== build 9 ==
Design calculator, start of the top module:
module calculator(
	input newkey,
	input [4:0] keycode,
	input clk,
	input rst,
	output reg [19:0] x,
	output reg led							 
	);
	localparam PLUS = 1'd0;					 
	localparam TIMES = 1'd1;				 
	localparam CLEAR20 = 20'd0;				 
	localparam CLEAR2 = 2'd0;				 
	localparam CLEAR1 = 1'd0;				 
	reg [19:0] y;
	reg op;
	reg [19:0] nextX;
	reg [19:0] nextY;
	reg nextOp;
	reg nextLED;
	reg [2:0] select;
	wire [19:0] sum;
	wire [19:0] product;
	wire [19:0] result;
	wire [19:0] ovp;						 
	wire ovs;								 
	always @ (posedge clk)
		begin
			if (rst)
				begin
					x <= CLEAR20;
					y <= CLEAR20;
					op <= CLEAR1;
					led <= CLEAR1;
				end
			else
				begin
					x <= nextX;
					y <= nextY;
					op <= nextOp;
					led <= nextLED;
				end
		end
  always @ (select, x, y, op, led, result, ovp, ovs, keycode)
		case(select)
			3'd0:						 
				begin
              		nextX = x;
					nextY = y;
					nextOp = op;
					nextLED = led;
				end
			3'd1:						 
				begin
              		nextX = CLEAR20;
					nextY = x;
					nextOp = PLUS;
					nextLED = CLEAR1;
				end
			3'd2:						 
				begin
              		nextX = CLEAR20;
					nextY = x;
					nextOp = TIMES;
					nextLED = CLEAR1;
				end
			3'd3:						 
				begin
  ...
export LEC_CHECK = 0
export CAP_MARGIN = 20
export CORE_MARGIN = 2
export CORE_UTILIZATION = 72
export CTS_CLUSTER_DIAMETER = 29
export PLACE_DENSITY = 0.38
export SETUP_SLACK_MARGIN = 0.99
export SLEW_MARGIN = 20
export TNS_END_PERCENT = 95
create_clock -name core_clock -period 6.72 [get_ports {clk}]
run.sh (not shown) runs the stock make flow with config.mk's settings and CLKGATE_MAP_FILE=.
The final report for build 9 shows a completed flow and a layout that fails verification, specifically negative setup slack.
Edits applied to the flow inputs when going from build 9 to build 45:
- a deleted TNS_END_PERCENT that had been 95
- a deleted PLACE_DENSITY that had been 0.38
- a deleted CTS_CLUSTER_DIAMETER that had been 29
- a deleted SETUP_SLACK_MARGIN that had been 0.99
- a change of the clock period (ns, I/O delays scaled along) from 6.72 to 12.2
[summary]
- Build 45 | stages: all done | timing, DRC, antenna: all pass
- Of build 9 and build 45, build 9 shows the higher final area, with build 45 below it.
- Proportion of synthesized flip-flops having asynchronous set or reset: build 9 vs build 45 identical
- Relative to build 9, the power of the sequential group measured on build 45 has decreased by more than a quarter.
- Between build 9 and build 45, combinational power share decreased.
- Sort build 9 and build 45 by first-iteration DRC count, descending, and build 9 comes first.
- When build 45 is measured against build 9, its net switching share of the total power turns out 0.97 points higher.
- Of build 9 and build 45, build 45 shows the lower post-route met1 wirelength, with build 9 above it.
- Master of the slowest instance on the critical path: sky130_fd_sc_hd__dfxtp_1 -> build 45, sky130_fd_sc_hd__fa_1 -> build 9
- Summary — post-CTS setup buffer count, build 45 relative to build 9: lower, by 20.
- Share of cell area taken by flip-flops and latches: build 45 vs build 9 up 0.16 points
- Between build 9 and build 45, areal power density over the cells is lower for build 45, build 9 comes in above that.
Input-level comparison between build 4 and build 45:
- swapping 72 for 60 in CORE_UTILIZATION
- swapping 12.2 for 4.45 in the clock period (ns, I/O delays scaled along)
--- outcome ---
Build 4 finished all stages; however, its layout fails the closing checks, the failures being negative setup slack.
Build 4 — setup violation total in the final timing report 16 higher, build 45 as reference
Utilization build 45 -> build 4: up
Relative to build 45, growth of design area from synthesis to finish increased by 22 points in build 4.
Looking at detailed-route via count, build 4 sits above build 45.
Build 4 vs build 45: reported net switching power up
There was hardly any difference in clock-cell share of area between build 45 and build 4.
Taking build 45 as the reference, in build 4 non-clock buffer count increased 640%, worst setup slack after layout decreased 6.67 ns, design area increased about 21%.
Build 4 — minimum period implied by the final worst setup slack 1.08 ns lower, build 45 as reference
Build 4 vs build 45 — global-route wire length before repair climbed by a little under 10%
#### Input delta (build 91 over build 4)
- CTS_CLUSTER_DIAMETER newly set to 32
- CORE_UTILIZATION changed from 60 to 67
- the clock period (ns, I/O delays scaled along) changed from 4.45 to 6.74
## What came out
The flow completed for build 91, but it is not clean: the layout still shows negative setup slack. Going from build 4 to build 91, buffer count excluding the clock tree in the final layout decreased 35%, leakage power total decreased about 8%, die extent in y decreased about 5%, total via count after detailed routing decreased about 2.7%, die area decreased 2900 µm².
Setup changes, build 91 to build 30
- a deleted CTS_CLUSTER_DIAMETER that had been 32
- a change of CORE_UTILIZATION from 67 to 40
- a change of the clock period (ns, I/O delays scaled along) from 6.74 to 7.87
==> comparison <==
Build 30 finished every step from synthesis to the final layout, and the layout passed the timing, DRC and antenna checks.
Build 91 reports its library cell contributing the largest single delay on the critical path as sky130_fd_sc_hd__fa_1 while build 30 reports sky130_fd_sc_hd__dfxtp_1.
On part of the power in combinational logic, the lower figure sits with build 30, not build 91.
Build 30 against build 91; final area is down by a few percent.
Side by side, routed wire length turned out higher in build 30 than in build 91.
Hold slack ended up 0.086 ns lower on build 30 than on build 91.
In the metrics for build 91 and build 30, the one carrying the lower final-stage net count is build 30.
Summary: with build 91 as the reference, area after detailed placement in build 30 moved down by a few percent.
Compared with build 91, in build 30 number of standard cells in the final layout excluding fillers increased 64, area fraction in compound gates after synthesis essentially unchanged.
> inputs changed (build 30 -> build 42)
- the clock period (ns, I/O delays scaled along) now 10.6, was 7.87
Notes after the runs:
Looking only at first-iteration DRC count, and setting everything else aside, the higher value of build 42 and build 30 goes to build 42. Going from build 30 to build 42, worst setup timing slack at the placement stage +2.59 ns; maximum frequency -about 1.2%; area occupied by registers ~0 delta; routability-driven placement congestion ratio -2.9%. Looking at build 42 and build 30, the met2 routing resource usage after global routing is a wash. Min setup slack across build 42 and build 30: build 30. [build 42 vs build 30] iteration tally of the first detailed-router pass: lower in build 42.

* * *

calculator again, from the RTL that the note above started with.
==> flow/config.mk <==
export PLATFORM = sky130hd
export DESIGN_NAME = calculator
export DESIGN_NICKNAME = calculator
export VERILOG_FILES = /design/flow/design.v
export SDC_FILE = /design/flow/constraint.sdc
export NUM_CORES = 4
export LEC_CHECK = 0
export CAP_MARGIN = 20
export CELL_PAD_IN_SITES_DETAIL_PLACEMENT = 2
export CORE_ASPECT_RATIO = 1.42
export CORE_MARGIN = 6
export CORE_UTILIZATION = 56
export CTS_CLUSTER_DIAMETER = 333
export CTS_CLUSTER_SIZE = 31
export GPL_ROUTABILITY_DRIVEN = 1
export HOLD_SLACK_MARGIN = 0.12
export MAX_ROUTING_LAYER = met5
export MIN_ROUTING_LAYER = met1
export SETUP_SLACK_MARGIN = 3.13
export SLEW_MARGIN = 15
export TNS_END_PERCENT = 95
==> flow/constraint.sdc <==
create_clock -name core_clock -period 13.3 [get_ports {clk}]
set_input_delay 2.6600 -clock core_clock [delete_from_list [all_inputs] [get_ports {clk}]]
set_output_delay 2.6600 -clock core_clock [all_outputs]
set_load 0.01 [all_outputs]
The starting point aborted during detailed placement with DPL-0033.
Rerun with:
Settings changed: ABC_AREA from default to 1, CELL_PAD_IN_SITES_DETAIL_PLACEMENT 2 to default, CORE_MARGIN 6 to 2, CORE_UTILIZATION 56 to 63, CTS_CLUSTER_SIZE 31 to 98, GPL_ROUTABILITY_DRIVEN 1 to default, MAX_ROUTING_LAYER met5 to met4, PLACE_DENSITY from default to 0.35, SETUP_SLACK_MARGIN 3.13 to 3.98, TNS_END_PERCENT 95 to 40.
The changed run finished with timing, DRC and antenna clean.
Die size falls by 14%.
Area after synthesis rises by 6.1%.
Synthesized cell count is higher by 32%.
Rerun with:
Settings changed: CORE_UTILIZATION 63 to 42, PLACE_DENSITY 0.35 to 0.8, SETUP_SLACK_MARGIN 3.98 to 3.1.
- The new run ran to the end with no violations
- design area came out higher by 1.1%
- synthesized area stays the same
- final cell count came out higher by 5.9%
- power barely changes
- core utilization came out lower by 22 points
- die size came out higher by 49%
- sequential share of layout area barely changes
- sequential cell count does not change
- clock skew came out lower by 0.0066 ns
- global-route usage came out lower by 14 points
Rerun with:
Settings changed: ABC_AREA 1 to default, CORE_UTILIZATION 42 to 36, PLACE_DENSITY 0.8 to 0.35, SETUP_SLACK_MARGIN 3.1 to default.
After rerunning: Sequential power went down by about 17%; cell area went down by about 5%; synthesized area came out lower by about 6%; total power goes down by about 11%; global-route usage rises by 0.95 points; worst hold slack is worse by 0.0056 ns; cell count went down by 19%; register-to-register slack loses 0.40 ns; sequential share of layout area is higher by 0.23 points.
Rerun with:
Settings changed: CORE_UTILIZATION 36 to 65, CTS_CLUSTER_SIZE 98 to default, PLACE_DENSITY 0.35 to default, SETUP_SLACK_MARGIN from default to -0.32.
Result:
- final area fell by 2.4%
- synthesized area does not change
- wire length is lower by 16%
- cell count fell by 11%
- worst setup slack gets worse by 0.34 ns
- die size went down by 44%
- non-clock buffer count is lower by 15
- core utilization climbs by 30 points
- critical path depth is lower by 1
- register-to-register slack got worse by 0.34 ns

* * *

Starting RTL as in the previous note.
==> flow/config.mk <==
export PLATFORM = sky130hd
export DESIGN_NAME = calculator
export DESIGN_NICKNAME = calculator
export VERILOG_FILES = /design/flow/design.v
export SDC_FILE = /design/flow/constraint.sdc
export NUM_CORES = 4
export LEC_CHECK = 0
export CAP_MARGIN = 20
export CORE_MARGIN = 2
export CORE_UTILIZATION = 72
export CTS_CLUSTER_DIAMETER = 40
export PLACE_DENSITY_LB_ADDON = 0.01
export SLEW_MARGIN = 20
export TNS_END_PERCENT = 5
==> flow/constraint.sdc <==
create_clock -name core_clock -period 6.5 [get_ports {clk}]
set_input_delay 1.3000 -clock core_clock [delete_from_list [all_inputs] [get_ports {clk}]]
set_output_delay 1.3000 -clock core_clock [all_outputs]
set_load 0.01 [all_outputs]
The baseline finished but fails on setup timing.
Change:
--- a/flow/config.mk
+++ b/flow/config.mk
@@ -10 +10 @@
-export CORE_UTILIZATION = 72
+export CORE_UTILIZATION = 69
@@ -12 +11,0 @@
-export PLACE_DENSITY_LB_ADDON = 0.01
@@ -14 +12,0 @@
-export TNS_END_PERCENT = 5
Outcome: The new run finished with setup timing left; fmax is lower by 0.74%; core utilization is lower by 3.4 points; non-clock buffer count is higher by 4; clock-buffer cell count is lower by 1; setup slack degrades by 0.051 ns; via count is lower by 2.5%; area after synthesis stays the same; cell area is about the same; wire length is lower by 4.3%.
Change:
--- a/flow/config.mk
+++ b/flow/config.mk
@@ -10,2 +10 @@
-export CORE_UTILIZATION = 69
-export CTS_CLUSTER_DIAMETER = 40
+export CORE_UTILIZATION = 40
==> flow/constraint.sdc (replaced) <==
create_clock -name core_clock -period 10.0 [get_ports {clk}]
set_input_delay 2.0000 -clock core_clock [delete_from_list [all_inputs] [get_ports {clk}]]
set_output_delay 2.0000 -clock core_clock [all_outputs]
set_load 0.01 [all_outputs]
Now the flow passed the timing, DRC and antenna checks.
Clock power goes down by about 40%.
Die area grows by 70%.
Cell count barely changes.
First-iteration DRC count fell by about 19%.
Global-route usage fell by 17 points.
Change:
--- a/flow/config.mk
+++ b/flow/config.mk
@@ -10 +10 @@
-export CORE_UTILIZATION = 40
+export CORE_UTILIZATION = 17
==> flow/constraint.sdc (replaced) <==
create_clock -name core_clock -period 12.2 [get_ports {clk}]
set_input_delay 2.4400 -clock core_clock [delete_from_list [all_inputs] [get_ports {clk}]]
set_output_delay 2.4400 -clock core_clock [all_outputs]
set_load 0.01 [all_outputs]
=> Final area grows by 5.4%; core utilization shrinks by 23 points; power shrinks by about 20%; register-to-register slack is better by 2.1 ns; worst hold slack is worse by 0.013 ns.
Change:
--- a/flow/config.mk
+++ b/flow/config.mk
@@ -10 +10,2 @@
-export CORE_UTILIZATION = 17
+export CORE_UTILIZATION = 72
+export PLACE_DENSITY_LB_ADDON = 0.01
==> flow/constraint.sdc (replaced) <==
create_clock -name core_clock -period 6.72 [get_ports {clk}]
set_input_delay 1.3440 -clock core_clock [delete_from_list [all_inputs] [get_ports {clk}]]
set_output_delay 1.3440 -clock core_clock [all_outputs]
set_load 0.01 [all_outputs]
After rerunning: The changed run finished but fails on setup timing. Clock skew is about the same. Design area came out higher by 1.9%. Non-clock buffer count is higher by 157.
Change:
--- a/flow/config.mk
+++ b/flow/config.mk
@@ -10,0 +11 @@
+export CTS_CLUSTER_DIAMETER = 40
@@ -11,0 +13 @@
+export SETUP_SLACK_MARGIN = 0.87
==> flow/constraint.sdc (replaced) <==
create_clock -name core_clock -period 6.5 [get_ports {clk}]
set_input_delay 1.3000 -clock core_clock [delete_from_list [all_inputs] [get_ports {clk}]]
set_output_delay 1.3000 -clock core_clock [all_outputs]
set_load 0.01 [all_outputs]
The new run ended with an error in 5_1_grt (GRT-0232).
Area after synthesis does not change.
Synthesized cell count does not change.
Die area does not change.

* * *

calculator again, from the RTL that the note above started with.
==> flow/config.mk <==
export PLATFORM = sky130hd
export DESIGN_NAME = calculator
export DESIGN_NICKNAME = calculator
export VERILOG_FILES = /design/flow/design.v
export SDC_FILE = /design/flow/constraint.sdc
export NUM_CORES = 4
export LEC_CHECK = 0
export CAP_MARGIN = 20
export CORE_MARGIN = 2
export CORE_UTILIZATION = 72
export PLACE_DENSITY = 0.38
export SETUP_SLACK_MARGIN = 1.49
export SLEW_MARGIN = 20
==> flow/constraint.sdc <==
create_clock -name core_clock -period 7.12 [get_ports {clk}]
set_input_delay 1.4240 -clock core_clock [delete_from_list [all_inputs] [get_ports {clk}]]
set_output_delay 1.4240 -clock core_clock [all_outputs]
set_load 0.01 [all_outputs]
Edit:
--- a/flow/config.mk
+++ b/flow/config.mk
@@ -9,5 +9,3 @@
 export CORE_MARGIN = 2
-export CORE_UTILIZATION = 72
-export PLACE_DENSITY = 0.38
-export SETUP_SLACK_MARGIN = 1.49
+export CORE_UTILIZATION = 65
 export SLEW_MARGIN = 20
==> flow/constraint.sdc (replaced) <==
create_clock -name core_clock -period 8.22 [get_ports {clk}]
set_input_delay 1.6440 -clock core_clock [delete_from_list [all_inputs] [get_ports {clk}]]
set_output_delay 1.6440 -clock core_clock [all_outputs]
set_load 0.01 [all_outputs]
Effect: Cell count fell by about 3.3%. Flip-flop count stays the same. Die size rises by about 10%. Design area decreases by 9.6%.
Edit:
--- a/flow/config.mk
+++ b/flow/config.mk
@@ -9,3 +9,3 @@
 export CORE_MARGIN = 2
-export CORE_UTILIZATION = 65
+export CORE_UTILIZATION = 59
 export SLEW_MARGIN = 20
==> flow/constraint.sdc (replaced) <==
create_clock -name core_clock -period 7.87 [get_ports {clk}]
set_input_delay 1.5740 -clock core_clock [delete_from_list [all_inputs] [get_ports {clk}]]
set_output_delay 1.5740 -clock core_clock [all_outputs]
set_load 0.01 [all_outputs]
- routed wire length climbs by 5.9%
- global-route usage drops by 1.2 points
- sequential power climbs by about 4%
- final area climbs by 0.95%
- total power climbs by 6.8%
- clock power climbs by about 8%
- non-clock buffer count climbs by 15
- count of clock-buffer cells in the layout stays the same
- area after synthesis stays the same
- clock skew hardly moves
- combinational power climbs by 7.4%

* * *

Starting RTL as in the previous note.
Settings: LEC_CHECK=0, CAP_MARGIN=20, CORE_MARGIN=2, CORE_UTILIZATION=40, CTS_CLUSTER_DIAMETER=118, CTS_CLUSTER_SIZE=98, HOLD_SLACK_MARGIN=-0.07, SLEW_MARGIN=20; clock period 10.0 ns.
The starting point finished clean.
==> next run, changes <==
ABC_AREA = 1   (was not set)
CORE_UTILIZATION = 30   (was 40)
CTS_CLUSTER_DIAMETER = 307   (was 118)
PLACE_DENSITY_LB_ADDON = 0.05   (was not set)
SETUP_SLACK_MARGIN = 2.92   (was not set)
TNS_END_PERCENT = 15   (was not set)
The changed run finished with timing, DRC and antenna clean.
Wire length increases by a quarter to a third.
First-iteration DRC count goes down by about a fifth.
Area after synthesis climbs by a few percent.
==> next run, changes <==
ABC_AREA = not set   (was 1)
CORE_UTILIZATION = 65   (was 30)
CTS_CLUSTER_DIAMETER = not set   (was 307)
CTS_CLUSTER_SIZE = not set   (was 98)
HOLD_SLACK_MARGIN = not set   (was -0.07)
PLACE_DENSITY_LB_ADDON = not set   (was 0.05)
SETUP_SLACK_MARGIN = not set   (was 2.92)
TNS_END_PERCENT = not set   (was 15)
clock period = 5.94 ns   (was 10.0 ns; I/O delays follow)
Result: The new run finished but failed the layout checks on negative setup slack; setup slack is worse by 4100 ps; cell area came out higher by 4.6%; wire length came out lower by 21%; via count came out lower by 3.1%; combinational power came out higher by 64%.
No activity file was given, so power comes from the tool's default toggle rates.
